===== run.sh =====
#!/bin/bash
# the make line also repeats each setting of config.mk as NAME=value (left out here)
make -C /OpenROAD-flow-scripts/flow DESIGN_CONFIG=/design/flow/config.mk WORK_HOME=/design/flow/orfs CLKGATE_MAP_FILE= finish

===== design.v =====
module mulary
  (
   input wire        clk,
   input wire        reset,
   input integer     req_command,
   input wire [31:0] req_in_1,
   input wire [31:0] req_in_2,
   output reg [63:0] resp_result
   );
   reg           y_signed, y_signed0, y_signed1;
   reg           x_, x0_, x1_;
   reg [15:0]    x0, x1, y1, y2;
   reg [23:0]    y0, y3;
   wire [2:0]    br00 = {x0[1:0],1'b0};
   wire [2:0]    br01 = x0[3:1];
   wire [2:0]    br02 = x0[5:3];
   wire [2:0]    br03 = x0[7:5];
   wire [2:0]    br04 = {x0[9:8],x0_};
   wire [2:0]    br05 = x0[11:9];
   wire [2:0]    br06 = x0[13:11];
   wire [2:0]    br07 = x0[15:13];
   wire [2:0]    br10 = {x1[1:0],x_};
   wire [2:0]    br11 = x1[3:1];
   wire [2:0]    br12 = x1[5:3];
   wire [2:0]    br13 = x1[7:5];
   wire [2:0]    br14 = {x1[9:8],x1_};
   wire [2:0]    br15 = x1[11:9];
   wire [2:0]    br16 = x1[13:11];
   wire [2:0]    br17 = x1[15:13];
   reg           ng00, ng01, ng02, ng03, ng04, ng05, ng06, ng07;
   reg           ng10, ng11, ng12, ng13, ng14, ng15, ng16, ng17;
   always @(*)begin
      y_signed = 1'b0;
      y_signed0 = 1'b0;
      y_signed1 = 1'b0;
      x_  = 1'b0;
      x0_ = 1'b0;
      x1_ = 1'b0;
      x0 = 16'h0;
      x1 = 16'h0;
      y0 = 24'h0;
      y1 = 16'h0;
      y2 = 16'h0;
      y3 = 24'h0;
      ng00 = (br00[2:1]==2'b10)|(br00[2:0]==3'b110);
      ng01 = (br01[2:1]==2'b10)|(br01[2:0]==3'b110);
      ng02 = (br02[2:1]==2'b10)|(br02[2:0]==3'b110);
      ng03 = (br03[2:1]==2'b10)|(br03[2:0]==3'b110);
      ng04 = (br04[2:1]==2'b10)|(br04[2:0]==3'b110);
      ng05 = (br05[2:1]==2'b10)|(br05[2:0]==3'b110);
      ng06 = (br06[2:1]==2'b10)|(br06[2:0]==3'b110);
      ng07 = (br07[2:1]==2'b10)|(br07[2:0]==3'b110);
      if((req_command==0)|(req_command==1))begin
         ng10 = 1'b0;
         ng11 = 1'b0;
         ng12 = 1'b0;
         ng13 = 1'b0;
      end else begin
         ng10 = (br10[2:1]==2'b10)|(br10[2:0]==3'b110);
         ng11 = (br11[2:1]==2'b10)|(br11[2:0]==3'b110);
         ng12 = (br12[2:1]==2'b10)|(br12[2:0]==3'b110);
         ng13 = (br13[2:1]==2'b10)|(br13[2:0]==3'b110);
      end
      ng14 = (br14[2:1]==2'b10)|(br14[2:0]==3'b110);
      ng15 = (br15[2:1]==2'b10)|(br15[2:0]==3'b110);
      ng16 = (br16[2:1]==2'b10)|(br16[2:0]==3'b110);
      ng17 = (br17[2:1]==2'b10)|(br17[2:0]==3'b110);
      case(req_command)
        0,
        1,
        2,
        6,
        8,
        10,
        12,
        13:begin
           y_signed = 1'b0;
           y_signed0 = 1'b0;
           y_signed1 = 1'b0;
        end
        3,
        4:begin
           y_signed = 1'b1;
           y_signed0 = 1'b0;
           y_signed1 = 1'b0;
        end
        7,
        9,
        11:begin
           y_signed = 1'b1;
           y_signed0 = 1'b1;
           y_signed1 = 1'b1;
        end
      endcase
      case(req_command)
        0,
        1:begin
           x_  = req_in_1[7];
           x0_ = req_in_1[7];
           x1_ = req_in_1[15];
           x0[15:0] = req_in_1[15:0];
           x1[15:0] = req_in_1[23:8];
           y0[23:0] = req_in_2[23:0];
           y1[15:0] = req_in_2[15:0];
           y2[15:0] = req_in_2[23:8];
           y3[23:0] = req_in_2[23:0];
        end
        2,
        3,
        4:begin
           x_       = 1'b0;
           x0_ = req_in_1[7];
           x1_ = req_in_1[7];
           x0[15:0] = req_in_1[15:0];
           x1[15:0] = req_in_1[15:0];
           y0[23:0] = {8'h0,req_in_2[15:0]};
           y1[15:0] = req_in_2[15:0];
           y2[15:0] = req_in_2[31:16];
           y3[23:0] = {req_in_2[31:16],8'h0};
        end
        6,
        7,
        8,
        9:begin
           x_       = 1'b0;
           x0_ = req_in_1[7];
           x1_ = req_in_1[23];
           x0[15:0] = req_in_1[15:0];
           x1[15:0] = req_in_1[31:16];
           y0[23:0] = {8'h0,req_in_2[15:0]};
           y1[15:0] = req_in_2[15:0];
           y2[15:0] = req_in_2[31:16];
           y3[23:0] = {req_in_2[31:16],8'h0};
        end
        10,
        11:begin
           x_       = 1'b0;
           x0_      = 1'b0;
           x1_      = 1'b0;
           x0[15:0] = req_in_1[15:0];
           x1[15:0] = req_in_1[31:16];
           y0[23:0] = {req_in_2[7:0],16'h0};
           y1[15:0] = {req_in_2[15:8],8'h0};
           y2[15:0] = {8'h0,req_in_2[23:16]};
           y3[23:0] = {16'h0,req_in_2[31:24]};
        end
        12,
        13:begin
           x_       = 1'b0;
           x0_      = 1'b0;
           x1_      = 1'b0;
           x0[15:0] = req_in_1[15:0];
           x1[15:0] = req_in_1[31:16];
           y0[23:0] = {16'h0,req_in_2[7:0]};
           y1[15:0] = {req_in_2[15:8],8'h0};
           y2[15:0] = {8'h0,req_in_2[23:16]};
           y3[23:0] = {req_in_2[31:24],16'h0};
        end
      endcase
   end
   always @(*) begin
     resp_result = 64'h0;  
     case(req_command)
       0,
       1:begin
          resp_result[63:0] = (64'hfffe0000_00000000
                               +(result0      )
                               +(result1 << 8 )
                               + (((x1[15])? req_in_2[23:0] : 0) <<24)  );
       end
       2:begin
          resp_result[63:0] = (64'hfffdfffe_00000000
                               +(result0      )
                               +(result1 << 8 )
                               + (((x0[15])? req_in_2[15:0]  : 0) <<16)
                               + (((x1[15])? req_in_2[31:16] : 0) <<32)  );
       end
       4:begin
          resp_result[63:0] = ((64'hfffcfffe_00000000|{~(req_in_1[15]&req_in_2[31]),48'h0000_00000000})
                               +(result0      )
                               +(result1 << 8 )
                               + (((x0[15])? req_in_2[15:0]  : 0) <<16)
                               + (((x1[15])? req_in_2[31:16] : 0) <<32)  );
       end
       3:begin
          resp_result[63:0] = (64'hfffdfffe_00000000
                               +(result0     )
                               +(result1 << 8)  );
       end
       6:begin
          resp_result[63:0] = (64'hfffffffc_00000000
                               +(result0      )
                               +(result1 >> 8 )
                               + (((x0[15])? req_in_2[15:0]  : 0) <<16)
                               + (((x1[15])? req_in_2[31:16] : 0) <<16)  );
       end
       7:begin
          resp_result[63:0] = (64'hfffffffc_00000000
                               +(result0      )
                               +(result1 >> 8 )   );
       end
       8:begin
          resp_result[63:0] = (64'hfffffffe_00000000
                               +(result0      )
                               +(result1 << 24)
                               + (((x0[15])? req_in_2[15:0]  : 0) <<16)
                               + (((x1[15])? req_in_2[31:16] : 0) <<48)  );
       end
       9:begin
          resp_result[63:0] = ((64'hfffffffe_00000000|{req_in_1[15]^req_in_2[15],32'h00000000})
                               +(result0     )
                               +(result1 <<24));
       end
       10:begin
          resp_result[63:0] = (64'hfffffff8_00000000
                               +(result0      )
                               +(result1 << 8 )
                               + (((x0[7] )? req_in_2[7:0]  : 0) << 24)
                               + (((x0[15])? req_in_2[15:8] : 0) << 24)
                               + (((x1[7] )? req_in_2[23:16]: 0) << 24)
                               + (((x1[15])? req_in_2[31:24]: 0) << 24)  );
       end
       11:begin
          resp_result[63:0] = (64'hfffffff8_00000000
                               +(result0      )
                               +(result1 << 8 )  );
       end
       12,
       13:begin
          resp_result[63:0] = (64'hfffffffe_00000000
                               +(result0      )
                               +(result1 << 24)
                               + (((x0[7] )? req_in_2[7:0]  : 0) << 8)
                               + (((x0[15])? req_in_2[15:8] : 0) << 24)
                               + (((x1[7] )? req_in_2[23:16]: 0) << 40)
                               + (((x1[15])? req_in_2[31:24]: 0) << 56)  );
       end
     endcase
   end
   wire [27:0]   by00, by01, by02, by03, by04, by05, by06, by07;
   wire [27:0]   by10, by11, by12, by13, by14, by15, by16, by17;
   booth0 booth00(.i(0), .y_signed(y_signed0), .br(br00), .y(y0), .by(by00), .com(req_command));
   booth0 booth01(.i(1), .y_signed(y_signed0), .br(br01), .y(y0), .by(by01), .com(req_command));
   booth0 booth02(.i(1), .y_signed(y_signed0), .br(br02), .y(y0), .by(by02), .com(req_command));
   booth0 booth03(.i(1), .y_signed(y_signed0), .br(br03), .y(y0), .by(by03), .com(req_command));
   booth1 booth04(.i(0), .y_signed(y_signed1), .br(br04), .y(y1), .by(by04), .com(req_command));
   booth1 booth05(.i(1), .y_signed(y_signed1), .br(br05), .y(y1), .by(by05), .com(req_command));
   booth1 booth06(.i(1), .y_signed(y_signed1), .br(br06), .y(y1), .by(by06), .com(req_command));
   booth1 booth07(.i(1), .y_signed(y_signed1), .br(br07), .y(y1), .by(by07), .com(req_command));
   booth2 booth10(.i(0), .y_signed(y_signed), .br(br10), .y(y2), .by(by10), .com(req_command));
   booth2 booth11(.i(1), .y_signed(y_signed), .br(br11), .y(y2), .by(by11), .com(req_command));
   booth2 booth12(.i(1), .y_signed(y_signed), .br(br12), .y(y2), .by(by12), .com(req_command));
   booth2 booth13(.i(1), .y_signed(y_signed), .br(br13), .y(y2), .by(by13), .com(req_command));
   booth3 booth14(.i(0), .y_signed(y_signed), .br(br14), .y(y3), .by(by14), .com(req_command));
   booth3 booth15(.i(1), .y_signed(y_signed), .br(br15), .y(y3), .by(by15), .com(req_command));
   booth3 booth16(.i(1), .y_signed(y_signed), .br(br16), .y(y3), .by(by16), .com(req_command));
   booth3 booth17(.i(1), .y_signed(y_signed), .br(br17), .y(y3), .by(by17), .com(req_command));
   wire [63:0]   result0 = ((({1'b0,by00}+ng00)) +
                            (({1'b0,by01}+ng01)<<2) +
                            (({1'b0,by02}+ng02)<<4) +
                            (({1'b0,by03}+ng03)<<6) +
                            (({1'b0,by04}+ng04)<<8) +
                            (({1'b0,by05}+ng05)<<10) +
                            (({1'b0,by06}+ng06)<<12) +
                            (({1'b0,by07}+ng07)<<14) );
   wire [63:0]   result1 = ((({1'b0,by10}+(ng10<<8))) +
                            (({1'b0,by11}+(ng11<<8))<<2) +
                            (({1'b0,by12}+(ng12<<8))<<4) +
                            (({1'b0,by13}+(ng13<<8))<<6) +
                            (({1'b0,by14}+ng14)<<8) +
                            (({1'b0,by15}+ng15)<<10) +
                            (({1'b0,by16}+ng16)<<12) +
                            (({1'b0,by17}+ng17)<<14) );
endmodule
module booth0
  (
   input             i,
   input             y_signed,
   input [2:0]       br,
   input [23:0]      y,
   input integer     com,
   output reg [27:0] by
   );
   wire              y_sign = (com==11) ? y[23] : y[15]&y_signed;
   wire              S = ((br==3'b000)|(br==3'b111)) ? 1'b0 : y_sign^br[2] ;
   always @(*) begin
      case(br)
        3'b000: by[15:0] =  {16{1'b0}};
        3'b001: by[15:0] =  {y[15:0]};
        3'b010: by[15:0] =  {y[15:0]};
        3'b011: by[15:0] =  {y[14:0],1'b0};
        3'b100: by[15:0] = ~{y[14:0],1'b0};
        3'b101: by[15:0] = ~{y[15:0]};
        3'b110: by[15:0] = ~{y[15:0]};
        3'b111: by[15:0] =  {16{1'b0}};
      endcase
      if((com==0)||(com==1)||(com==10)||(com==11))begin
         case(br)
           3'b000: by[24:16] =  {9{1'b0}};
           3'b001: by[24:16] =  {y[23]&y_signed,y[23:16]};
           3'b010: by[24:16] =  {y[23]&y_signed,y[23:16]};
           3'b011: by[24:16] =  {y[23:15]};
           3'b100: by[24:16] = ~{y[23:15]};
           3'b101: by[24:16] = ~{y[23]&y_signed,y[23:16]};
           3'b110: by[24:16] = ~{y[23]&y_signed,y[23:16]};
           3'b111: by[24:16] =  {9{1'b0}};
         endcase
         if(i) by[27:25] = {2'b01,~S};
         else  by[27:25] = {~S,S,S};
      end else begin
         case(br)
           3'b000: by[16] =  1'b0;
           3'b001: by[16] =  y[15]&y_signed;
           3'b010: by[16] =  y[15]&y_signed;
           3'b011: by[16] =  y[15];
           3'b100: by[16] = ~y[15];
           3'b101: by[16] = ~(y[15]&y_signed);
           3'b110: by[16] = ~(y[15]&y_signed);
           3'b111: by[16] =  1'b0;
         endcase
         if(i) by[27:17] = {8'h0,2'b01,~S};
         else  by[27:17] = {8'h0,~S,S,S};
      end
   end
endmodule
module booth1
  (
   input             i,
   input             y_signed,
   input [2:0]       br,
   input [15:0]      y,
   input integer     com,
   output reg [27:0] by
   );
   wire              S = ((br==3'b000)|(br==3'b111)) ? 1'b0 : (y[15]&y_signed)^br[2] ;
   always @(*) begin
      case(br)
        3'b000: by[15:0] =  {16{1'b0}};
        3'b001: by[15:0] =  {y[15:0]};
        3'b010: by[15:0] =  {y[15:0]};
        3'b011: by[15:0] =  {y[14:0],1'b0};
        3'b100: by[15:0] = ~{y[14:0],1'b0};
        3'b101: by[15:0] = ~{y[15:0]};
        3'b110: by[15:0] = ~{y[15:0]};
        3'b111: by[15:0] =  {16{1'b0}};
      endcase
      by[27:16] = 0;  
      case(com)
        0,
        1: begin
           case(br)
             3'b000: by[16] =  1'b0;
             3'b001: by[16] =  1'b0;
             3'b010: by[16] =  1'b0;
             3'b011: by[16] =  y[15];
             3'b100: by[16] = ~y[15];
             3'b101: by[16] =  1'b0;
             3'b110: by[16] =  1'b0;
             3'b111: by[16] =  1'b0;
           endcase
           by[27:17] = 0;
        end
        2,
        3,
        4,
        6,
        7,
        8,
        9,
        12,
        13: begin
           case(br)
             3'b000: by[16] =  1'b0;
             3'b001: by[16] =  y[15]&y_signed;
             3'b010: by[16] =  y[15]&y_signed;
             3'b011: by[16] =  y[15];
             3'b100: by[16] = ~y[15];
             3'b101: by[16] =~(y[15]&y_signed);
             3'b110: by[16] =~(y[15]&y_signed);
             3'b111: by[16] =  1'b0;
           endcase
           by[27:17] = {8'h0,2'b01,~S};
        end
        10,
        11: begin
           case(br)
             3'b000: by[16] =  1'b0;
             3'b001: by[16] =  y[15]&y_signed;
             3'b010: by[16] =  y[15]&y_signed;
             3'b011: by[16] =  y[15];
             3'b100: by[16] = ~y[15];
             3'b101: by[16] =~(y[15]&y_signed);
             3'b110: by[16] =~(y[15]&y_signed);
             3'b111: by[16] =  1'b0;
           endcase
           if(i) by[27:17] = {8'h0,2'b01,~S};
           else  by[27:17] = {8'h0,~S,S,S};
        end
      endcase
   end
endmodule
module booth2
  (
   input             i,
   input             y_signed,
   input [2:0]       br,
   input [15:0]      y,
   input integer     com,
   output reg [27:0] by
   );
   wire              y_sign = ((com==11) ? y[7] : y[15]) & y_signed;
   wire              S = ((br==3'b000)|(br==3'b111)) ? 1'b0 : y_sign^br[2] ;
   always @(*) begin
      if((com==10)||(com==11))begin
         if(i) by[19:17] = {2'b01,~S};
         else  by[19:17] = {~S,S,S};
         by[24:20] = 0;
      end else begin
         case(br)
           3'b000: by[24:17] =  {8{1'b0}};
           3'b001: by[24:17] =  {y[15]&y_signed,y[15:9]};
           3'b010: by[24:17] =  {y[15]&y_signed,y[15:9]};
           3'b011: by[24:17] =  {y[15:8]};
           3'b100: by[24:17] = ~{y[15:8]};
           3'b101: by[24:17] = ~{y[15]&y_signed,y[15:9]};
           3'b110: by[24:17] = ~{y[15]&y_signed,y[15:9]};
           3'b111: by[24:17] =  {8{1'b0}};
         endcase
      end
      if((com==0)|(com==1))begin
         case(br)
           3'b000: by[16] =  1'b0;
           3'b001: by[16] =  y[8];
           3'b010: by[16] =  y[8];
           3'b011: by[16] =  1'b0;
           3'b100: by[16] =  1'b0;
           3'b101: by[16] = ~y[8];
           3'b110: by[16] = ~y[8];
           3'b111: by[16] =  1'b0;
         endcase
         by[27:25] = {2'b01,~S};
         by[15:0] = ({16{1'b0}});
      end else if((com==10)|(com==11))begin
         case(br)
           3'b000: by[16:8] =  {9{1'b0}};
           3'b001: by[16:8] =  {y[7]&y_signed,y[7:0]};
           3'b010: by[16:8] =  {y[7]&y_signed,y[7:0]};
           3'b011: by[16:8] =  {y[7:0],1'b0};
           3'b100: by[16:8] = ~{y[7:0],1'b0};
           3'b101: by[16:8] = ~{y[7]&y_signed,y[7:0]};
           3'b110: by[16:8] = ~{y[7]&y_signed,y[7:0]};
           3'b111: by[16:8] =  {9{1'b0}};
         endcase
         by[27:25] = 0;
         by[7:0] = 0;
      end else begin
         case(br)
           3'b000: by[16:8] =  {9{1'b0}};
           3'b001: by[16:8] =   y[8:0];
           3'b010: by[16:8] =   y[8:0];
           3'b011: by[16:8] =  {y[7:0],1'b0};
           3'b100: by[16:8] = ~{y[7:0],1'b0};
           3'b101: by[16:8] =  ~y[8:0];
           3'b110: by[16:8] =  ~y[8:0];
           3'b111: by[16:8] =  {9{1'b0}};
         endcase
         if(i) by[27:25] = {2'b01,~S};
         else  by[27:25] = {~S,S,S};
         by[7:0] = 0;
      end
   end
endmodule
module booth3
  (
   input             i,
   input             y_signed,
   input [2:0]       br,
   input [23:0]      y,
   input integer     com,
   output reg [27:0] by
   );
   wire              y_sign = ((com==11) ? y[7] : y[23]) & y_signed;
   wire              S = ((br==3'b000)|(br==3'b111)) ? 1'b0 : y_sign^br[2] ;
   always @(*) begin
      case(br)
        3'b000: by[7:0] =  {8{1'b0}};
        3'b001: by[7:0] =  {y[7:0]};
        3'b010: by[7:0] =  {y[7:0]};
        3'b011: by[7:0] =  {y[6:0],1'b0};
        3'b100: by[7:0] = ~{y[6:0],1'b0};
        3'b101: by[7:0] = ~{y[7:0]};
        3'b110: by[7:0] = ~{y[7:0]};
        3'b111: by[7:0] =  {8{1'b0}};
      endcase
      if((com==10)||(com==11))begin
         case(br)
           3'b000: by[8] =  1'b0;
           3'b001: by[8] =  y[7]&y_signed;
           3'b010: by[8] =  y[7]&y_signed;
           3'b011: by[8] =  y[7];
           3'b100: by[8] = ~y[7];
           3'b101: by[8] =~(y[7]&y_signed);
           3'b110: by[8] =~(y[7]&y_signed);
           3'b111: by[8] =  1'b0;
         endcase
         if(i) by[11:9] = {2'b01,~S};
         else  by[11:9] = {~S,S,S};
         by[27:12] = 0;
      end else begin
         case(br)
           3'b000: by[24:8] =  {17{1'b0}};
           3'b001: by[24:8] =  {y[23]&y_signed,y[23:8]};
           3'b010: by[24:8] =  {y[23]&y_signed,y[23:8]};
           3'b011: by[24:8] =  {y[23:7]};
           3'b100: by[24:8] = ~{y[23:7]};
           3'b101: by[24:8] = ~{y[23]&y_signed,y[23:8]};
           3'b110: by[24:8] = ~{y[23]&y_signed,y[23:8]};
           3'b111: by[24:8] =  {17{1'b0}};
         endcase
         by[27:25] = {2'b01,~S};
      end
   end
endmodule
module cpa
  (
   input integer      req_command,
   input wire [63:0]  mul,
   input wire [4:0]   mulctl,
   input wire [31:0]  aln0,
   input wire [31:0]  aln1,
   input wire [31:0]  aln2,
   input wire [31:0]  aln3,
   output wire [31:0] add0,
   output wire [31:0] add1,
   output wire [31:0] add2,
   output wire [31:0] add3,
   output wire [81:0] addo
   );
   wire [81:0]        alnmul = (((mulctl[4]) ? {16'h0,mul[63:0]} : {mul[47:0],32'h0}) ^
                                {{34{mulctl[3]}},{16{mulctl[2]}},{16{mulctl[1]}},{16{mulctl[0]}}} );
   wire [2:0]         alnctl = (req_command==13) ? mulctl[2:0] : 3'b0;
   reg                cin0, cin1, cin2, cin3;
   wire [16:0]        sum01 = aln0[15: 0] + alnmul[63:48] + cin0;
   wire [16:0]        sum11 = aln1[15: 0] + alnmul[47:32] + cin1;
   wire [16:0]        sum21 = aln2[15: 0] + alnmul[31:16] + cin2;
   wire [16:0]        sum31 = aln3[15: 0] + alnmul[15: 0] + cin3;
   wire [17:0]        sum00 = aln0[31:16] + alnmul[81:64]   + sum01[16];
   wire [16:0]        sum10 = aln1[31:16] + {16{alnctl[2]}} + sum11[16];
   wire [16:0]        sum20 = aln2[31:16] + {16{alnctl[1]}} + sum21[16];
   wire [16:0]        sum30 = aln3[31:16] + {16{alnctl[0]}} + sum31[16];
   always @(*) begin
      if(req_command==13)begin
         cin0 = (mulctl[3]==1'b1);
         cin1 = (mulctl[2]==1'b1);
         cin2 = (mulctl[1]==1'b1);
         cin3 = (mulctl[0]==1'b1);
      end else begin
         cin0 = sum11[16];
         cin1 = sum21[16];
         cin2 = sum31[16];
         cin3 = (mulctl[0]==1'b1);
      end
   end
   assign add0 = {sum00[15:0], sum01[15:0]};
   assign add1 = {sum10[15:0], sum11[15:0]};
   assign add2 = {sum20[15:0], sum21[15:0]};
   assign add3 = {sum30[15:0], sum31[15:0]};
   assign addo = {sum00[17:0], sum01[15:0], sum11[15:0], sum21[15:0], sum31[15:0]};
endmodule
module fmad_check
  (
   input [31:0]      x,
   input [31:0]      y,
   input [31:0]      z,
   output reg [31:0] rslt,
   output reg [4:0]  flag
   );
   always @ (x or y or z) begin
      rslt = {32{1'bx}};
      flag = 5'h0;
      if((x[30:23]==8'hff)&(x[22:0]!=0))begin
         rslt    = x|32'h00400000;
         flag[4] = ~x[22]|((y[30:23]==8'hff)&~y[22]&(y[21:0]!=0))|((z[30:23]==8'hff)&~z[22]&(z[21:0]!=0));
      end else if((y[30:23]==8'hff)&(y[22:0]!=0))begin
         rslt    = y|32'h00400000;
         flag[4] = ~y[22]|((x[30:23]==8'hff)&~x[22]&(x[21:0]!=0))|((z[30:23]==8'hff)&~z[22]&(z[21:0]!=0));
      end else if(((x[30:23]==8'hff)&(y[30:0]==0))|((y[30:23]==8'hff)&(x[30:0]==0)))begin
         rslt    = 32'hffc00000;
         flag[4] = 1'b1;
      end else if((z[30:23]==8'hff)&(z[22:0]!=0))begin
         rslt    = z|32'h00400000;
         flag[4] = ~z[22]|((x[30:23]==8'hff)&~x[22]&(x[21:0]!=0))|((y[30:23]==8'hff)&~y[22]&(y[21:0]!=0));
      end else if(((x[30:23]==8'hff)|(y[30:23]==8'hff))&((z[30:23]==8'hff)))begin
         if((x[31]^y[31])==z[31])begin
            rslt    = z[31:0];
         end else begin
            rslt    = 32'hffc00000;
            flag[4] = 1'b1;
         end
      end else if(x[30:23]==8'hff)begin
         rslt = {x[31]^y[31],x[30:0]};
      end else if(y[30:23]==8'hff)begin
         rslt = {x[31]^y[31],y[30:0]};
      end else if(z[30:23]==8'hff)begin
         rslt = z[31:0];
      end else if((x[30:0]==0)|(y[30:0]==0))begin
         if(z[30:0]==0)
           rslt = {z[31]&(x[31]^y[31]),z[30:0]};
         else
           rslt = z;
      end else begin
         flag[0] = 1'b1;
      end
   end
endmodule
module fmad
  (
   input                    clk,
   input                    reset,
   input                    req,
   input integer            req_command,
   input [31:0]             x,
   input [31:0]             y,
   input [31:0]             z,
   input [31:0]             w,
   output reg signed [31:0] acc0, acc1, acc2, acc3,  
   output reg signed [ 9:0] exp0, exp1, exp2, exp3,  
   output reg [31:0]        rslt,                    
   output reg [4:0]         flag                     
   );
   reg               en0, en1;
   always @ (*) begin
      if(reset)begin
         en0 = 1'b0;
      end else begin
         en0 = req;
      end
   end
   always @ (posedge clk) begin
      if(reset)begin
         en1 <= 1'b0;
      end else begin
         en1 <= en0;
      end
   end
   wire[4:0]         flag0i;                    
   wire [31:0]       rslt0i;                    
   reg [4:0]         flag0, flag1;              
   reg [31:0]        rslt0, rslt1;              
   fmad_check fmad_check
     (
      .x(x),
      .y(y),
      .z(z),
      .rslt(rslt0i),
      .flag(flag0i)
   );
   always @ (posedge clk) begin
      if(en0) begin
         if(req_command==1)begin
            flag0 <= flag0i;
            rslt0 <= rslt0i;
         end else begin
            flag0 <= 0;
         end
      end
      if(en1)begin
         flag1 <= flag0;
         rslt1 <= rslt0;
      end
   end
   wire [23:0]       fracx = {(x[30:23]!=8'h00),x[22:0]};                    
   wire [23:0]       fracy = {(y[30:23]!=8'h00),y[22:0]};                    
   wire [31:0]       fracz = {(z[30:23]!=8'h00),z[22:0],8'h0};               
   wire [7:0]        expx =       (x[30:23]==8'h00) ? 8'h01 : x[30:23];      
   wire [7:0]        expy =       (y[30:23]==8'h00) ? 8'h01 : y[30:23];      
   wire signed [8:0] expz = {1'b0,(z[30:23]==8'h00) ? 8'h01 : z[30:23]};     
   wire signed [9:0] expm = expx+expy-127+1;                                 
   wire signed [9:0] expd = expm-expz;                                       
   wire [63:0]       muli;
   wire [31:0]       req_in_1 = ((req_command == 1) ? {8'h0,fracx[23:0]}
                                 :                    {1'b1,x[6:0],  1'b1,y[6:0],  1'b1,z[6:0],  1'b1,w[6:0]});
   wire [31:0]       req_in_2 = ((req_command == 1) ? {8'h0,fracy[23:0]}
                                 :                    {1'b1,x[22:16],1'b1,y[22:16],1'b1,z[22:16],1'b1,w[22:16]});
   mulary mulary
     (
      .clk(clk),
      .reset(reset),
      .req_command(req_command),
      .req_in_1(req_in_1),
      .req_in_2(req_in_2),
      .resp_result(muli)
   );
   reg [5:0]         sfti;
   always @ (*) begin
      if(expd>=55)begin
         sfti = 55;
      end else if(expd>=0)begin
         sfti = expd;
      end else if(expd>=-32)begin
         sfti = expd+32;
      end else begin
         sfti = 0;
      end
   end
   reg [5:0]         sft0, sft1, sft2, sft3;
   reg [8:0]         expa;                                                               
   reg               sgnz;                                                               
   wire signed [9:0] exp0p = {1'b0,x[30:23]} + {1'b0,x[14:7]};                           
   wire signed [9:0] exp1p = {1'b0,y[30:23]} + {1'b0,y[14:7]};                           
   wire signed [9:0] exp2p = {1'b0,z[30:23]} + {1'b0,z[14:7]};                           
   wire signed [9:0] exp3p = {1'b0,w[30:23]} + {1'b0,w[14:7]};                           
   reg signed [9:0]  exp0l, exp1l, exp2l, exp3l;                                         
   wire sftout0 = ((exp0l==0) | (aln0[48:30]!={19{1'b0}}) & (aln0[48:30]!={19{1'b1}}));  
   wire sftout1 = ((exp1l==0) | (aln1[48:30]!={19{1'b0}}) & (aln1[48:30]!={19{1'b1}}));  
   wire sftout2 = ((exp2l==0) | (aln2[48:30]!={19{1'b0}}) & (aln2[48:30]!={19{1'b1}}));  
   wire sftout3 = ((exp3l==0) | (aln3[48:30]!={19{1'b0}}) & (aln3[48:30]!={19{1'b1}}));  
   wire signed [9:0] exp0i = (!sftout0) ? exp0 : exp0l;                                  
   wire signed [9:0] exp1i = (!sftout1) ? exp1 : exp1l;                                  
   wire signed [9:0] exp2i = (!sftout2) ? exp2 : exp2l;                                  
   wire signed [9:0] exp3i = (!sftout3) ? exp3 : exp3l;                                  
   wire signed [9:0] exd0 = exp0p - exp0i + 16;                                          
   wire signed [9:0] exd1 = exp1p - exp1i + 16;                                          
   wire signed [9:0] exd2 = exp2p - exp2i + 16;                                          
   wire signed [9:0] exd3 = exp3p - exp3i + 16;                                          
   reg [63:0]        mul;
   reg [4:0]         mulctl;
   reg [48:0]        aln0, aln1, aln2, aln3;
   wire [31:0]       add0, add1, add2, add3;
   always @ (posedge clk) begin
      if(en0)begin
         if(req_command==13)begin
            if((x[30:23]==0)|(x[14:7]==0)|(exd0<0))  exp0l <= 0;
            else                                     exp0l <= exp0p;
            if((y[30:23]==0)|(y[14:7]==0)|(exd1<0))  exp1l <= 0;
            else                                     exp1l <= exp1p;
            if((z[30:23]==0)|(z[14:7]==0)|(exd2<0))  exp2l <= 0;
            else                                     exp2l <= exp2p;
            if((w[30:23]==0)|(w[14:7]==0)|(exd3<0))  exp3l <= 0;
            else                                     exp3l <= exp3p;
         end
         if(req_command==13)begin
            mul <= muli;
         end else begin
            mul <= {16'h0,muli[47:0]};
         end
         if(req_command==1)begin
            sgnz <= z[31];
            if(expd>=0)begin
               expa <= expm;
            end else if(expd>=-32)begin
               expa <= expm+32;
            end else begin
               expa <= expz;
            end
         end
         if(req_command==13)begin
            mulctl <= {1'b1,x[31]^x[15], y[31]^y[15], z[31]^z[15], w[31]^w[15]};
         end else begin
            if(expd>=0) mulctl <= {1'b0,{4{(x[31]^y[31]^z[31])}}};
            else        mulctl <= {1'b1,{4{(x[31]^y[31]^z[31])}}};
         end
         if(req_command==13)begin
            if(exd0[9:6]!=0) sft0 <= 63;
            else             sft0 <= exd0;
            if(exd1[9:6]!=0) sft1 <= 63;
            else             sft1 <= exd1;
            if(exd2[9:6]!=0) sft2 <= 63;
            else             sft2 <= exd2;
            if(exd3[9:6]!=0) sft3 <= 63;
            else             sft3 <= exd3;
         end else begin
            if(sfti>=48)begin
               acc0 <= 0;            acc1 <= fracz;            acc2 <= fracz;            acc3 <= fracz;
               sft0 <= 0;            sft1 <= sfti;             sft2 <= sfti-16;          sft3 <= sfti-32;
            end else if(sfti>=32)begin
               acc0 <= fracz;        acc1 <= fracz;            acc2 <= fracz;            acc3 <= {fracz,16'h0};
               sft0 <= sfti+16;      sft1 <= sfti;             sft2 <= sfti-16;          sft3 <= sfti-16;
            end else if(sfti>=16)begin
               acc0 <= fracz;        acc1 <= fracz;            acc2 <= {fracz,16'h0};    acc3 <= 0;
               sft0 <= sfti+16;      sft1 <= sfti;             sft2 <= sfti;             sft3 <= 0;
            end else begin
               acc0 <= fracz;        acc1 <= {fracz,16'h0};    acc2 <= 0;                acc3 <= 0;
               sft0 <= sfti+16;      sft1 <= sfti+16;          sft2 <= 0;                sft3 <= 0;
            end
         end
      end
      if(reset)begin
         exp0 <= 0;
         acc0 <= 0;
         exp1 <= 0;
         acc1 <= 0;
         exp2 <= 0;
         acc2 <= 0;
         exp3 <= 0;
         acc3 <= 0;
      end else if((req_command==13)&(en1))begin  
         if(!sftout0)begin
            exp0 <= exp0l;
            acc0 <= add0;
         end
         if(!sftout1)begin
            exp1 <= exp1l;
            acc1 <= add1;
         end
         if(!sftout2)begin
            exp2 <= exp2l;
            acc2 <= add2;
         end
         if(!sftout3)begin
            exp3 <= exp3l;
            acc3 <= add3;
         end
      end
   end
   always @ (*) begin
      if(req_command==1)begin  
         aln0 = {acc0,16'h0}>>sft0;
         aln1 = {acc1,16'h0}>>sft1;
         aln2 = {acc2,16'h0}>>sft2;
         aln3 = {acc3,16'h0}>>sft3;
      end else begin
         aln0 = $signed({acc0,16'h0})>>>sft0;
         aln1 = $signed({acc1,16'h0})>>>sft1;
         aln2 = $signed({acc2,16'h0})>>>sft2;
         aln3 = $signed({acc3,16'h0})>>>sft3;
      end
   end
   wire [81:0]       addi;
   cpa cpa
     (
      .req_command(req_command),   
      .mul(mul),
      .mulctl(mulctl),
      .aln0(aln0),      .aln1(aln1),      .aln2(aln2),      .aln3(aln3),
      .add0(add0),      .add1(add1),      .add2(add2),      .add3(add3),
      .addo(addi)
   );
   reg [81:0]        add;
   reg [8:0]         expr;
   reg               sgnr;
   always @ (posedge clk) begin
      if(en1 & flag0[0])begin
         add[81:0] <= addi;
         sgnr <= sgnz;
         expr <= expa;
      end
   end
   wire [64:0]   nrmi,nrm0,nrm1,nrm2,nrm3,nrm4,nrm5;
   wire [1:0]    ssn;
   wire [5:0]    nrmsft;                                 
   assign nrmsft[5] = (~(|nrmi[64:32])|(&nrmi[64:32]))& (expr[8:5]!=4'h0);
   assign nrmsft[4] = (~(|nrm5[64:48])|(&nrm5[64:48]))&((expr[8:4]&{3'h7,~nrmsft[5],  1'b1})!=5'h00);
   assign nrmsft[3] = (~(|nrm4[64:56])|(&nrm4[64:56]))&((expr[8:3]&{3'h7,~nrmsft[5:4],1'b1})!=6'h00);
   assign nrmsft[2] = (~(|nrm3[64:60])|(&nrm3[64:60]))&((expr[8:2]&{3'h7,~nrmsft[5:3],1'b1})!=7'h00);
   assign nrmsft[1] = (~(|nrm2[64:62])|(&nrm2[64:62]))&((expr[8:1]&{3'h7,~nrmsft[5:2],1'b1})!=8'h00);
   assign nrmsft[0] = (~(|nrm1[64:63])|(&nrm1[64:63]))&((expr[8:0]&{3'h7,~nrmsft[5:1],1'b1})!=9'h000);
   assign nrmi = {add[81:18],(|add[17:0])};
   assign nrm5 = (~nrmsft[5]) ? nrmi : {add[49:0], 15'h0};
   assign nrm4 = (~nrmsft[4]) ? nrm5 : {nrm5[48:0], 16'h0000};
   assign nrm3 = (~nrmsft[3]) ? nrm4 : {nrm4[56:0], 8'h00};
   assign nrm2 = (~nrmsft[2]) ? nrm3 : {nrm3[60:0], 4'h0};
   assign nrm1 = (~nrmsft[1]) ? nrm2 : {nrm2[62:0], 2'b00};
   assign nrm0 = (~nrmsft[0]) ? nrm1 : {nrm1[63:0], 1'b0};
   assign ssn = {nrm0[38],(|nrm0[37:0])};
   wire [2:0]    grsn = {nrm0[40:39],(|ssn)};
   wire          rnd = (~nrmi[64]) ? (grsn[1:0]==2'b11)|(grsn[2:1]==2'b11)
                                   : ((grsn[1:0]==2'b00)|                           
                                      ((grsn[1]^grsn[0])     &(grsn[0]))|           
                                      ((grsn[2]^(|grsn[1:0]))&(grsn[1]^grsn[0])));  
   wire [9:0]    expn = expr-nrmsft+{1'b0,(nrm0[64]^nrm0[63])};  
   wire [30:0]   rsltr = (~nrm0[64]) ? {expn,nrm0[62:40]}+rnd : {expn,~nrm0[62:40]}+rnd;
   always @ (*) begin
      rslt[31] = sgnr^add[81];
      flag = 0;
      if(flag1[0] == 1'b0)begin
         rslt = rslt1;
         flag = flag1;
      end else if(nrmi==0)begin
         rslt[31:0] = 32'h00000000;
      end else if(expn[9])begin
         rslt[30:0] = 31'h00000000;
         flag[0] = 1'b1;
         flag[1] = 1'b1;
      end else if((expn[8:0]>=9'h0ff)&(~expn[9]))begin
         rslt[30:0] = 31'h7f800000;
         flag[0] = 1'b1;
         flag[2] = 1'b1;
      end else if(~nrm0[64])begin
         rslt[30:0] = rsltr[30:0];
         flag[0] = |grsn[1:0] | (rsltr[30:23]==8'hff);
         flag[1] = ((rsltr[30:23]==8'h00)|((expn[7:0]==8'h00)&~ssn[1]))&(|grsn[1:0]);
         flag[2] = (rsltr[30:23]==8'hff);
      end else begin
         rslt[30:0] = rsltr[30:0];
         flag[0] = |grsn[1:0] | (rsltr[30:23]==8'hff);
         flag[1] = ((rsltr[30:23]==8'h00)|((expn[7:0]==8'h00)&((~ssn[1]&~ssn[0])|(ssn[1]&ssn[0])) ))&(|grsn[1:0]);
         flag[2] = (rsltr[30:23]==8'hff);
      end
   end
endmodule
module fmad_fp32
  (
   input         clk,
   input         reset,
   input         req,
   input [31:0]  x,
   input [31:0]  y,
   input [31:0]  z,
   output [31:0] rslt,
   output [4:0]  flag
   );
   wire signed [31:0] acc0, acc1, acc2, acc3;
   wire signed [9:0]  exp0, exp1, exp2, exp3;
   fmad fmad
     (
      .clk(clk),
      .reset(reset),
      .req(req),
      .req_command(1),
      .x(x),
      .y(y),
      .z(z),
      .w(32'h0),
      .acc0(acc0), .acc1(acc1), .acc2(acc2), .acc3(acc3),
      .exp0(exp0), .exp1(exp1), .exp2(exp2), .exp3(exp3),
      .rslt(rslt),
      .flag(flag)
   );
endmodule

===== constraint.sdc =====
create_clock -name core_clock -period 4.25 [get_ports {clk}]
set_input_delay 0.8500 -clock core_clock [delete_from_list [all_inputs] [get_ports {clk}]]
set_output_delay 0.8500 -clock core_clock [all_outputs]
set_load 0.01 [all_outputs]

===== config.mk =====
export PLATFORM = sky130hd
export DESIGN_NAME = fmad_fp32
export DESIGN_NICKNAME = fmad_fp32
export VERILOG_FILES = /design/flow/design.v
export SDC_FILE = /design/flow/constraint.sdc
export NUM_CORES = 4
export LEC_CHECK = 0
export CAP_MARGIN = 20
export CORE_MARGIN = 2
export CORE_UTILIZATION = 72
export SLEW_MARGIN = 20

==> results.txt, run 1 <==
Here are the numbers from the latest Yosys + OpenROAD run.

The flow did not finish. Progress stopped at 4_1_cts. The first error in the log reads "[ERROR DPL-0033] detailed placement checks failed during check placement".

The average cell area after synthesis came out at 8.01 um^2. The count of instantiated cells in the yosys netlist is 6528. The most popular library cell in the synthesized design by count is nand2_1. The placer congestion estimate came out at 1.20. Logged for this run, the post-placement worst setup slack is -12300 ps.

The die extent in x came out at approximately 270 um. The count of warnings emitted by yosys came out at 28. The half-perimeter wire length after placement came out at 209000 um. The number of top-level pins came out at 136. The number of buffers inserted by port buffering is 134. The site row count came out at 98. The number of nets in the synthesized netlist is 7197. The main area contributors are edfxtp_1, fa_1, xnor2_1. The post-synthesis share of cell area spent on full adders, half adders and majority gates came out at 17.0%.

The area of the die is 0.0748 mm^2. Summing all multiplexer cells gives an area fraction of 7.54%. The floorplan-stage core utilization came out at 72.9%. The count of cell types in the netlist is approximately 110. The post-synthesis cell area is 0.0523 mm^2. Counting instances in the post-synthesis netlist gives the leading cell types as nand2_1, nor2_1, xnor2_1. Synthesis produced 6528 cells. The core region is between 0.07 and 0.08 mm^2.

The number of flops mapped to enable cells by yosys is 243. The vertical die dimension is roughly 270 um. The AND-OR/OR-AND share of the synthesized area is 19.6%.

The area share of and/or/nand/nor cells after synthesis came out at a little under a fifth. In the synthesized netlist, the dominant kind of combinational cell is AND-OR/OR-AND gates. The most frequently used flop master after synthesis is edfxtp_1.

The cell count after placement is between 8000 and 9000. The number of storage elements in the synthesis netlist is 340. The top cell type by area accounts for 14.0% of the synthesized area.

Summing the sequential cell areas from Yosys gives 17.7% of the chip area. The fraction of registers with async set/reset came out at 0%. The cell type that accounts for the most area after synthesis is edfxtp_1. The yosys-reported design area after synthesis is about 0.052 mm^2. After Yosys synthesis, XOR and XNOR cells account for 13.0% of the synthesized area.
stage by stage:
step | instance area, um^2 | hold WS [ps]
floorplan | 55300 | 400
global placement | 69400 | 404
detailed placement | 69400 | 409
==> inputs of run 2 (changes only) <==
Settings changed: CTS_CLUSTER_SIZE from default to 10, SETUP_SLACK_MARGIN from default to 0.58.
Clock period 4.25 ns to 2.09 ns, I/O delays scaled along.
==> results.txt, run 2 <==
Here are the numbers from the latest Yosys + OpenROAD run.

The half-perimeter wire length after placement came out at 213000 um (+1.7%). The area share of and/or/nand/nor cells after synthesis came to 18.8% (unchanged). The mux share of post-synthesis cell area is 7.54% (unchanged).

The number of buffers inserted by port buffering is 134 (unchanged). The share of synthesized area occupied by flip-flops and latches is 17.7% (unchanged). The placer congestion estimate is 1.19 (-1.2%).

The area inside the core boundary is 0.0717 mm^2 (unchanged). The number of flops mapped to enable cells by yosys came to 243 (unchanged). The count of warnings emitted by yosys came out at 28 (unchanged). The site row count came out at 98 (unchanged). The fraction of synthesized cell area taken by the top area cell type came out at 14.0% (unchanged).

The post-synthesis share of cell area spent on full adders, half adders and majority gates is 17.0% (unchanged). The number of storage elements in the synthesis netlist is 340 (unchanged). The fraction of registers with async set/reset came to 0% (unchanged). The tool reported: "[ERROR DPL-0038] Utilization greater than 100%, impossible to legalize". The vertical die dimension came out at 273 um (unchanged). The AND-OR/OR-AND share of the synthesized area was 19.6% (unchanged). The commonest cells after synthesis are nand2_1, nor2_1, xnor2_1. The yosys-reported design area after synthesis came out at 0.0523 mm^2 (unchanged). Per the run summary, the flow got no further than 4_1_cts. Sorting the synthesized cells by area gives the leading types as edfxtp_1, fa_1, xnor2_1. The post-synthesis cell area is 0.0523 mm^2 (unchanged). Yosys instantiated no cell more often than nand2_1. The run stopped with a tool error. The area of the die came to 0.0748 mm^2 (unchanged). Post-synth the commonest register cell is edfxtp_1. edfxtp_1 takes more of the synthesized area than any other cell. The number of instances in the synthesized netlist is 6528 (unchanged). The largest family of logic cells by area is AND-OR/OR-AND gates. The number of top-level pins is 136 (unchanged). The count of instantiated cells in the yosys netlist is 6528 (unchanged).

The floorplan-stage core utilization is 72.9% (unchanged). The post-synthesis net count came out at 7197 (unchanged). The die extent in x is 273 um (unchanged). The average cell area after synthesis is 8.01 um^2 (unchanged). The count of cell types in the netlist came to 111 (unchanged). The share of the synthesized netlist area taken by xor and xnor gates came out at 13.0% (unchanged).
[run 2: stage by stage]
step,worst slack (ps),instances,instance area (um^2),utilization [%],hold slack (ps)
floorplan,-12570,6528,55300,-,400
global placement,-12920,9038,69900,97.4,404
detailed placement,-14570,9038,69900,97.4,405
==> inputs of run 3 (changes only) <==
Settings changed: ABC_AREA from default to 1, CAP_MARGIN 20 to 0, CORE_ASPECT_RATIO from default to 1.75, CORE_UTILIZATION 72 to 71, CTS_CLUSTER_DIAMETER from default to 261, CTS_CLUSTER_SIZE 10 to 74, MAX_ROUTING_LAYER from default to met4, PLACE_DENSITY_LB_ADDON from default to 0.19, SETUP_SLACK_MARGIN 0.58 to default, SLEW_MARGIN 20 to 30, TNS_END_PERCENT from default to 5.
Clock period 2.09 ns to 11.6 ns, I/O delays scaled along.
==> results.txt, run 3 <==
Here are the numbers from the latest Yosys + OpenROAD run.

The flow did not finish. The stage where the run came to a stop is 5_1_grt. The first error in the log reads "[ERROR GRT-0116] Global routing finished with congestion. Check the congestion regions in the DRC Viewer". The cell count after placement is 9418 (+4.2%).

The sum of overflow across all layers after global routing is around 3700. The count of instantiated cells in the yosys netlist is 7702 (+18%). The number of clock buffers added by TritonCTS is 8. The share of the synthesized netlist area taken by xor and xnor gates came out at 7.82% (-5.2 points).

The number of buffers inserted by port buffering was 134 (unchanged). The maximum clock insertion buffer count is 3. The post-detailed-placement cell area was 0.0614 mm^2 (-12%). The post-synthesis share of cell area spent on full adders, half adders and majority gates is 17.2% (+0.15 points). The count of cell types in the netlist came out at 68 (-39%). In the post-synthesis netlist, the biggest area contributors are edfxtp_1, nand2_1, fa_1.

Of all cell types, the one taking the most synthesized area is edfxtp_1. The vertical die dimension is 361 um (+32%). Looking at the clock tree report, the H-tree level count equals 1.

The area of the die came to 0.0753 mm^2 (+0.63%). The AND-OR/OR-AND share of the synthesized area came out at 21.6% (+2.1 points). The number of storage elements in the synthesis netlist came out at 340 (unchanged). The overall global routing resource usage is 86.4%.

The largest family of logic cells by area is simple AND/OR/NAND/NOR gates. The root buffer selected by CTS is clkbuf_16. The area inside the core boundary came out at 0.0726 mm^2 (+1.2%). The post-synthesis cell area came out at 0.0518 mm^2 (-0.87%). The mux share of post-synthesis cell area is 0.734% (-6.8 points).

The area share of and/or/nand/nor cells after synthesis is 23.2% (+4.4 points). The fraction of synthesized cell area taken by the top area cell type is 14.1% (+0.12 points). The share of synthesized area occupied by flip-flops and latches is 17.8% (+0.16 points). The site row count came out at 131 (+34%). The most popular library cell in the synthesized design by count is nand2_1. The worst setup timing slack at the placement stage came out at -1460 ps (+13110 ps).

The number of flops mapped to enable cells by yosys is 243 (unchanged). The yosys-reported design area after synthesis is 0.0518 mm^2 (-0.87%). The placer congestion estimate was 1.37 (+16%). The post-synthesis net count is 8371 (+16%). The floorplan-stage core utilization came out at 71.4% (-1.5 points). The number of top-level pins was 136 (unchanged). The TritonCTS sink count is 340. The commonest register cell is edfxtp_1. The die extent in x is 208 um (-24%). The count of warnings emitted by yosys is 28 (unchanged). The number of instances in the synthesized netlist came out at 7702 (+18%).

The fraction of registers with async set/reset was 0% (unchanged). The commonest cells after synthesis are nand2_1, inv_1, o21ai_0. The half-perimeter wire length after placement came out at 196000 um (-7.8%). The average cell area after synthesis is 6.73 um^2 (-16%).
## run 3: metal layers
layer | overflow | global-route usage, %
met4 | 619 | 89.8
met3 | 59 | 60.9
met5 | - | -
met2 | 2968 | 113
met1 | 44 | 78.6
## run 3: what timing repair did
| action | 4_1_cts |
|---|---|
| cloned | 1 |
| setup endpoints to repair | 61 |
| setup buffers | 70 |
| hold buffers | 0 |
| resized | 93 |
| pin swaps | 27 |
==> inputs of run 4 (changes only) <==
Settings changed: ABC_AREA 1 to default, CAP_MARGIN 0 to 20, CORE_ASPECT_RATIO 1.75 to default, CORE_UTILIZATION 71 to 12, CTS_CLUSTER_DIAMETER 261 to default, CTS_CLUSTER_SIZE 74 to default, MAX_ROUTING_LAYER met4 to default, PLACE_DENSITY_LB_ADDON 0.19 to default, SLEW_MARGIN 30 to 20, TNS_END_PERCENT 5 to default.
Clock period 11.6 ns to 17.9 ns, I/O delays scaled along.
==> results.txt, run 4 <==
The run has ended; figures from its reports follow.

The power density normalized to cell area is 228 mW/mm^2. The overall global routing resource usage came out at 9.18%. The share of the synthesized netlist area taken by xor and xnor gates came out at 13.0% (+5.2 points). The post-synthesis net count was 7197 (-14%). Looking at the worst setup and hold paths, the clock pins of their registers show a slew of roughly 60 ps. After synthesis, the largest family of logic cells by area is AND-OR/OR-AND gates.

Sorting the synthesized cells by area gives the leading types as edfxtp_1, fa_1, xnor2_1. The worst-case IR drop observed on VDD is 0.000430 V. The clock latency of the later-clocked register in the worst-skew pair came out at 620 ps. The placer congestion estimate is 0.954 (-31%).

Internal power comes to between 6 and 7 mW. The post-synthesis cell area came to 0.0523 mm^2 (+0.88%). Per report_power, the top consumer among the power groups is combinational logic. The maximum clock insertion buffer count came out at 3 (unchanged). The number of buffers created by CTS is 42 (+34). The site row count was 242 (+85%). The normalized max-slew margin is 7.77%. The total number of vias is 48681. Post-synth the commonest register cell is edfxtp_1. The AND-OR/OR-AND share of the synthesized area is 19.6% (-2.1 points). The final number of max-transition violations came out at 0. The flow ran to the end and the layout has no timing, DRC or antenna violations. The count of cell types in the netlist is 111 (+63%). The die extent in x was 664 um (+220%). The origin of the worst min-delay path is fmad.rslt0[25]. Nets still carrying antenna violations after routing amount to 0. In this design, the critical path's most frequently occurring cell is ha_1. The average cell area after synthesis was 8.01 um^2 (+19%). The vertical die dimension came out at 664 um (+84%). The number of warnings the tools reported came out at 38. The average vias per placed instance is 4.01. Global route summary, busiest routing layer listed as met2. Setup repair after global routing left no endpoint under its margin. STA classifies the critical path startpoint as a flip-flop. The share of synthesized area occupied by flip-flops and latches came to 17.7% (-0.16 points).

The root buffer selected by CTS is clkbuf_16. The number of H-tree levels came to 2 (+1). The fraction of registers with async set/reset came out at 0% (unchanged). The area of the die came out at 0.441 mm^2 (+490%). The report puts the cell count of the worst reg-to-reg path at 93. The floorplan-stage core utilization came out at 12.0% (-59 points). The hold violation count in the final report came out at 0.

The number of antenna violations at the first check in global routing is 66. The sum of overflow across all layers after global routing is 0. After detailed routing, the average wire length per cell comes to 17.5 um. TritonCTS built the clock tree.

The number of setup violations in the final report is 0. The timing report gives the biggest stage delay along the critical path as between 600 and 700 ps. The global routing report lists met2 layer usage as 14.6%.

The hold-fix buffer count after cts is 0 (unchanged). The met1 routing resource usage after global routing is 12.2%. The number of flops mapped to enable cells by yosys is 243 (unchanged).

For this design the total switching power over the nets is 7.31 mW. The signed area change from the synthesized netlist to the final layout is 17.5%. The number of instances in the synthesized netlist came to 6528 (-15%). The half-perimeter wire length after placement is 168000 um (-14%). The fraction of power spent switching nets is 52.2%. The count of warnings emitted by yosys came to 28 (unchanged).

Per report_power, the Combinational row totals 11.3 mW. The iteration tally of the first detailed-router pass is 5. In the hold report, the worst path ends at fmad.rslt1[25]. At the worst endpoint, the arrival time is about 13000 ps. The maximum clock skew at final layout is 37.6 ps. The synthesis run shows the most used standard cells to be nand2_1, nor2_1, xnor2_1. The mux share of post-synthesis cell area came out at 7.54% (+6.8 points). Derived from the worst setup path, the maximum achievable clock frequency is 59.0 MHz. The global-route wire length before repair came out at around 310000 um.

The via count of the first global-routing pass is 45289. The tool flagged a number of max-cap violations equal to 0. The worst-margin pin slew is 1370 ps.

Among all stages on the critical path, the largest delay is contributed by clkdlybuf4s50_1. The yosys-reported design area after synthesis was 0.0523 mm^2 (+0.88%). The minimum setup slack among reg-to-reg paths is 1020 ps. The flow reports power dissipated in sequential cells as 1.82 mW. The number of buffers and inverters on the critical path is 15. The post-synthesis share of cell area spent on full adders, half adders and majority gates is 17.0% (-0.15 points). The number of top-level pins came out at 136 (unchanged). The cell count after placement was 12026 (+28%). Along the worst hold path, the cell count comes to 0. In this run, the combinational gates consume 80.8% of the power. The area share of and/or/nand/nor cells after synthesis is 18.8% (-4.4 points). The power consumed by the clock network came out at 0.862 mW. The endpoint of the most critical register-to-register path is fmad.add[80]. The violation count after the first detailed-route iteration is 5474. The most popular library cell in the synthesized design by count is nand2_1. The area inside the core boundary is 0.434 mm^2 (+500%). The number of buffers inserted by port buffering came to 134 (unchanged).

The final-layout setup total negative slack came out at 0 ps. Among cell families on the critical path, the largest total delay comes from simple AND/OR/NAND/NOR gates. The beginning of the worst register-to-register path is fmad.sft3[0]. STA classifies the critical path endpoint as an output pin. Global routing used 1.44% of the available met3 tracks. The logic depth of the worst setup path including buffers is 55. The TritonCTS sink count came out at 340 (unchanged). The endpoint required time on the critical path came out at 14320 ps. TritonRoute reported its final design rule violation total as 0. The power share of the clock group is 6.2%. Sequential cells account for 13.0% of the total power. The largest net degree at the start of global routing came out at 113. The number of storage elements in the synthesis netlist came out at 340 (unchanged).

STA reports the tightest min-delay check as being of type reg2reg. The worst setup path is of the reg2out kind. The total routed wirelength is 212000 um. The fraction of synthesized cell area taken by the top area cell type is 14.0% (-0.12 points). The library cell occupying the most area in the post-synthesis netlist is edfxtp_1.

The leakage component of the power came out at 22.6 nW. The minimum clock period is 16940 ps. In this run the worst setup path begins at fmad.add[50]. The most critical setup path has its endpoint at rslt[2]. The post-route non-filler standard cell count came out at 12130. The ratio of final minimum period to clock period came out at a little over nine tenths. The count of instantiated cells in the yosys netlist is 6528 (-15%). The finished design was reported to have a net count of 7016.

Looking at the critical path, the highest net fanout was 55.
## run 4: layer usage
layer / part of all wire [%] / vias up
met3: 7.9 / 431
met1: 43 / 23332
met4: 4.7 / 8
li1: - / 22694
met2: 45 / 2216
met5: 0.022 / -
## run 4: repair_timing
item                                    in CTS  in global routing
endpoints found under the setup margin       0                 22
resized                                      0                 22
buffers inserted                             0                  9
## run 4: final cells by class
cell class,count,area (um^2)
Antenna cell,16,40.0
Clock buffer,44,1060
Clock inverter,33,320
Fill cell,49592,373000
Inverter,344,1300
Multi-Input combinational cell,5319,39900
Sequential cell,340,9240
Tap cell,5734,7170
Timing Repair Buffer,300,2410
## run 4: metrics by stage
step / utilization, % / hold slack, ps / total power, mW / instance area (um^2) / setup slack, ps
2_1_floorplan: - / 400 / 9.76 / 52300 / 1290
3_3_place_gp: 13.8 / 404 / 12.9 / 59800 / 396
3_5_place_dp: 13.8 / 405 / 12.9 / 59800 / 502
4_1_cts: 14.1 / 417 / 13.9 / 61200 / 420
5_1_grt: 14.1 / 423 / 15.3 / 61400 / 4.73
6_report: 14.1 / 418 / 14.0 / 61400 / 959
==> inputs of run 5 (changes only) <==
Settings changed: ABC_AREA from default to 1, CAP_MARGIN 20 to 15, CORE_UTILIZATION 12 to 72, CTS_CLUSTER_DIAMETER from default to 209, CTS_CLUSTER_SIZE from default to 17, SETUP_SLACK_MARGIN from default to 3.06.
Clock period 17.9 ns to 10.7 ns, I/O delays scaled along.
==> results.txt, run 5 <==
Here are the numbers from the latest Yosys + OpenROAD run.

The floorplan-stage core utilization was 72.6% (+61 points). The post-synthesis net count came out at 8371 (+16%). The post-synthesis share of cell area spent on full adders, half adders and majority gates came out at 17.2% (+0.15 points). The area share of and/or/nand/nor cells after synthesis is 23.2% (+4.4 points). The yosys-reported design area after synthesis is 0.0518 mm^2 (-0.87%). The half-perimeter wire length after placement is 176000 um (+4.7%).

The number of flops mapped to enable cells by yosys came out at 243 (unchanged). The hold-fix buffer count after cts came out at 0 (unchanged). The AND-OR/OR-AND share of the synthesized area is 21.6% (+2.1 points). The number of top-level pins is 136 (unchanged).

Summed over all instances, the cell type with the most area after synthesis is edfxtp_1. Global routing consumed, over all layers together, 96.5% of the routing resources. The maximum clock insertion buffer count came to 3 (unchanged). The most popular library cell in the synthesized design by count is nand2_1. The fraction of registers with async set/reset is 0% (unchanged). The sum of overflow across all layers after global routing came out at 3962. The site row count came out at 98 (-60%). The largest family of logic cells by area is simple AND/OR/NAND/NOR gates. The first error in the log reads "[ERROR GRT-0116] Global routing finished with congestion. Check the congestion regions in the DRC Viewer".

The most frequently used flop master after synthesis is edfxtp_1. The placer congestion estimate came out at 1.19 (+25%). Per the CTS log, the root buffer master is clkbuf_16. The number of buffers created by CTS is 23 (-45%). The cell count after placement is 9549 (-21%). The run stopped with a tool error. The post-synthesis cell area is 0.0518 mm^2 (-0.87%).

The vertical die dimension is 272 um (-59%). The area inside the core boundary is 0.0714 mm^2 (-84%). The post-detailed-placement cell area came to 0.0634 mm^2 (+5.9%). The mux share of post-synthesis cell area was 0.734% (-6.8 points). The number of buffers inserted by port buffering came out at 134 (unchanged). The share of the synthesized netlist area taken by xor and xnor gates is 7.82% (-5.2 points).

The share of synthesized area occupied by flip-flops and latches came out at 17.8% (+0.16 points). The count of warnings emitted by yosys came out at 28 (unchanged). The number of H-tree levels is 1 (-1). The area of the die is 0.0742 mm^2 (-83%).

The number of instances in the synthesized netlist was 7702 (+18%). The fraction of synthesized cell area taken by the top area cell type is 14.1% (+0.12 points). The die extent in x is 272 um (-59%). The average cell area after synthesis is 6.73 um^2 (-16%).

The count of cell types in the netlist was 68 (-39%). The number of storage elements in the synthesis netlist came out at 340 (unchanged). The synthesis run shows the most used standard cells to be nand2_1, inv_1, o21ai_0. Ranked by total cell area, the synthesized netlist is headed by edfxtp_1, nand2_1, fa_1.

Progress stopped at 5_1_grt. The count of instantiated cells in the yosys netlist came out at 7702 (+18%). The TritonCTS sink count is 340 (unchanged).
## run 5: per-stage QoR
step / util [%] / hold slack (ps) / setup WS [ps]
3_3_place_gp: 88.8 / 402 / -1360
2_1_floorplan: - / 400 / -487
4_1_cts: 96.0 / 418 / -1230
3_5_place_dp: 88.8 / 405 / -2230
## run 5: what timing repair did
action                                  4_1_cts
setup buffers                               267
endpoints found under the setup margin      214
gates resized                               806
cloned                                        9
pin swaps                                   290
## run 5: routing by layer
metal / track usage, % / GRT overflow
met5: 57.3 / 17
met4: 108 / 1131
met3: 80.8 / 105
met2: 116 / 2608
met1: 89.0 / 101
==> inputs of run 6 (changes only) <==
Settings changed: ABC_AREA 1 to default, CAP_MARGIN 15 to 20, CTS_CLUSTER_DIAMETER 209 to default, CTS_CLUSTER_SIZE 17 to 36, MAX_ROUTING_LAYER from default to met4, PLACE_DENSITY_LB_ADDON from default to 0.22, SETUP_SLACK_MARGIN 3.06 to default.
Clock period 10.7 ns to 15.6 ns, I/O delays scaled along.
==> results.txt, run 6 <==
The run has ended; figures from its reports follow.

The post-synthesis net count was 7197 (-14%). Max-cap violations in this run came to 0. The fraction of synthesized cell area taken by the top area cell type came out at 14.0% (-0.12 points). The largest net degree at the start of global routing is about 120. The final timing report lists a max-slew violation count of 0. Looking at the worst setup and hold paths, the clock pins of their registers show a slew of 80 ps.

The number of nets still failing antenna checks after routing is 0. The worst setup timing slack at the placement stage came out at -866 ps (+1370 ps). The minimum setup slack among reg-to-reg paths came out at -290 ps. The number of buffers created by CTS was 35 (+52%). Per STA, the startpoint of the critical path is fmad.sft3[0]. The highest fanout seen on the critical path came out at 7.

The site row count came out at 98 (unchanged). The average vias per placed instance is between 7 and 8. For this run the aggregate overflow at the end of global routing stands at 0. The iteration tally of the first detailed-router pass came out at 10. The critical path's slowest cell is mux4_2. At the worst endpoint, the required time is 15890 ps.

The share of synthesized area occupied by flip-flops and latches came out at 17.7% (-0.16 points). STA lists the endpoint of the worst register-to-register path as fmad.add[80]. The number of flops mapped to enable cells by yosys came to 243 (unchanged). The count of instantiated cells in the yosys netlist is 6528 (-15%). The post-layout utilization of the core is 78.7%. The hold-fix buffer count after cts is 0 (unchanged). The tree is rooted in a clkbuf_16.

The average cell area after synthesis is 8.01 um^2 (+19%). The yosys-reported design area after synthesis came out at 0.0523 mm^2 (+0.88%). The number of buffers inserted by port buffering is 134 (unchanged). The origin of the worst min-delay path is fmad.rslt0[30]. The via count of the first global-routing pass is 49500. The power density normalized to cell area is ~280 mW/mm^2. The violation count after the first detailed-route iteration came out at ~8000. The global-route wire length before repair is 289000 um.

The minimum setup slack in the final design is -292 ps. The overall global routing resource usage came out at 51.6%. The fraction of registers with async set/reset is 0% (unchanged). The number of storage elements in the synthesis netlist is 340 (unchanged).

Checking hold timing, the worst path is listed with class reg2reg. The routed length per instance came out at 25.8 um. By area the synthesized netlist is led by edfxtp_1, fa_1, xnor2_1. For this design the total switching power over the nets is a little over 8 mW. In the hold timing report, the worst path depth is 0. The vertical die dimension came out at 273 um (+0.43%). The signed area change from the synthesized netlist to the final layout came out at 7.98%. The clock latency of the later-clocked register in the worst-skew pair came out at 560 ps. For reference, the final report shows the hold violation count at 0. The internal power of the cells totals 7.88 mW.

The worst setup path is of the reg2reg kind. The sort of element at the end of the critical path is a flip-flop. The sequential cell power is 2.08 mW. The clock network consumes a total of around 0.93 mW.

The worst-margin pin slew is 1180 ps. OpenSTA lists the critical path endpoint as fmad.add[80]. The maximum clock skew at final layout came out at approximately 32 ps. The post-synthesis cell area is 0.0523 mm^2 (+0.88%). Counting stages on the worst path, the most repeated cell is a21o_1. The ratio of final minimum period to clock period came out at 102%. The number of buffers and inverters on the critical path came out at 3.

The most popular library cell in the synthesized design by count is nand2_1. The normalized max-slew margin came out at 21.4%. The placer congestion estimate is 1.10 (-7.9%). In this run the layout check failures are negative setup slack. TritonCTS built the clock tree.

The number of top-level pins came out at 136 (unchanged). The run finished, with violations left. The half-perimeter wire length after placement is 143000 um (-19%). The fraction of power spent switching nets came out at 50.8%. The AND-OR/OR-AND share of the synthesized area is 19.6% (-2.1 points). Of all power groups, the one with the highest power is combinational logic. STA lists the startpoint of the worst register-to-register path as fmad.sft3[0]. The minimum clock period is about 16000 ps. The area inside the core boundary is 0.0717 mm^2 (+0.52%). The data arrival time reported for the critical path is 16180 ps.

The share of the synthesized netlist area taken by xor and xnor gates is 13.0% (+5.2 points). In the synthesized netlist, the dominant kind of combinational cell is AND-OR/OR-AND gates. The power share of the clock group came out at 5.8%. The combinational power reported by the tool is between 10 and 15 mW. The TritonCTS sink count came out at 340 (unchanged). The maximum clock insertion buffer count is 3 (unchanged). The type of element launching the critical path is a flip-flop. For this run, the leading register cell type out of synthesis is edfxtp_1.

Across the VDD grid, the largest voltage drop is 0.000624 V. The floorplan-stage core utilization came out at 72.9% (+0.26 points). The number of cell instances on the worst register-to-register path is 93. The area share of and/or/nand/nor cells after synthesis is 18.8% (-4.4 points). The count of warnings emitted by yosys is 28 (unchanged).

Ranked by instance count, the synthesized netlist is headed by nand2_1, nor2_1, xnor2_1. The hold path endpoint is fmad.rslt1[30]. The part of the power in registers is 13.0%. The total number of vias came out at between 50000 and 60000.

The script extracted a total leakage power of 23.3 nW. The post-synthesis share of cell area spent on full adders, half adders and majority gates was 17.0% (-0.15 points). The mux share of post-synthesis cell area is 7.54% (+6.8 points). The net count of the finished layout is 7134.

The die extent in x was 273 um (+0.43%). The maximum single-stage delay on the critical path is 520 ps. Setup repair after global routing could not meet its margin everywhere. The total routed wirelength came out at 192000 um. The area of the die is 0.0748 mm^2 (+0.87%). The number of instances in the synthesized netlist came out at 6528 (-15%). The cell class contributing the biggest share of worst-path delay is AND-OR/OR-AND gates. The fraction of power consumed by combinational cells came out at 81.1%. The number of warnings the tools reported came out at 39. The DRC violation count after routing came out at 0.

The number of H-tree levels is 2 (+1). The logic depth of the worst setup path including buffers is 93. Overall power consumption after layout is estimated at 16.0 mW.

The number of antenna violations at the first check in global routing came out at 6. Per the synthesis report, the dominant area consumer among library cells is edfxtp_1. The number of setup violations in the final report came out at 2. The count of cell types in the netlist came out at 111 (+63%). The peak clock frequency supported by timing came out at approximately 63 MHz.
run 6: cell type report:
class,instances,area [um^2]
multi-input combinational,5319,40100
fill,4993,15300
sequential,340,9240
timing repair buffer,425,3400
inverter,344,1310
tap,950,1190
clock buffer,44,1000
clock inverter,19,244
antenna,6,15.0
run 6: timing repair:
action / 4_1_cts / 5_1_grt
pin swaps: 29 / 77
resized: 28 / 43
endpoints found under the setup margin: 18 / 49
buffers inserted: 27 / 23
run 6: per-stage QoR:
step | instances | hold slack (ps) | TNS, ps | area (um^2)
after floorplan | 6528 | 400 | 0 | 52300
after global placement | 7343 | 402 | -608 | 54600
after detailed placement | 7343 | 405 | -3640 | 54700
after CTS | 7433 | 422 | -2050 | 56200
after global routing | 7447 | 423 | -4150 | 56500
final | 7447 | 412 | -356 | 56500
run 6: metal layers:
layer	global-route usage, %	up-vias	wire length (um)
li1	-	22907	-
met1	59.4	23932	65500
met2	77.5	4075	81700
met3	13.0	1256	24800
met4	39.2	0	19800
met5	-	-	0
Power and IR drop assume default switching activity.
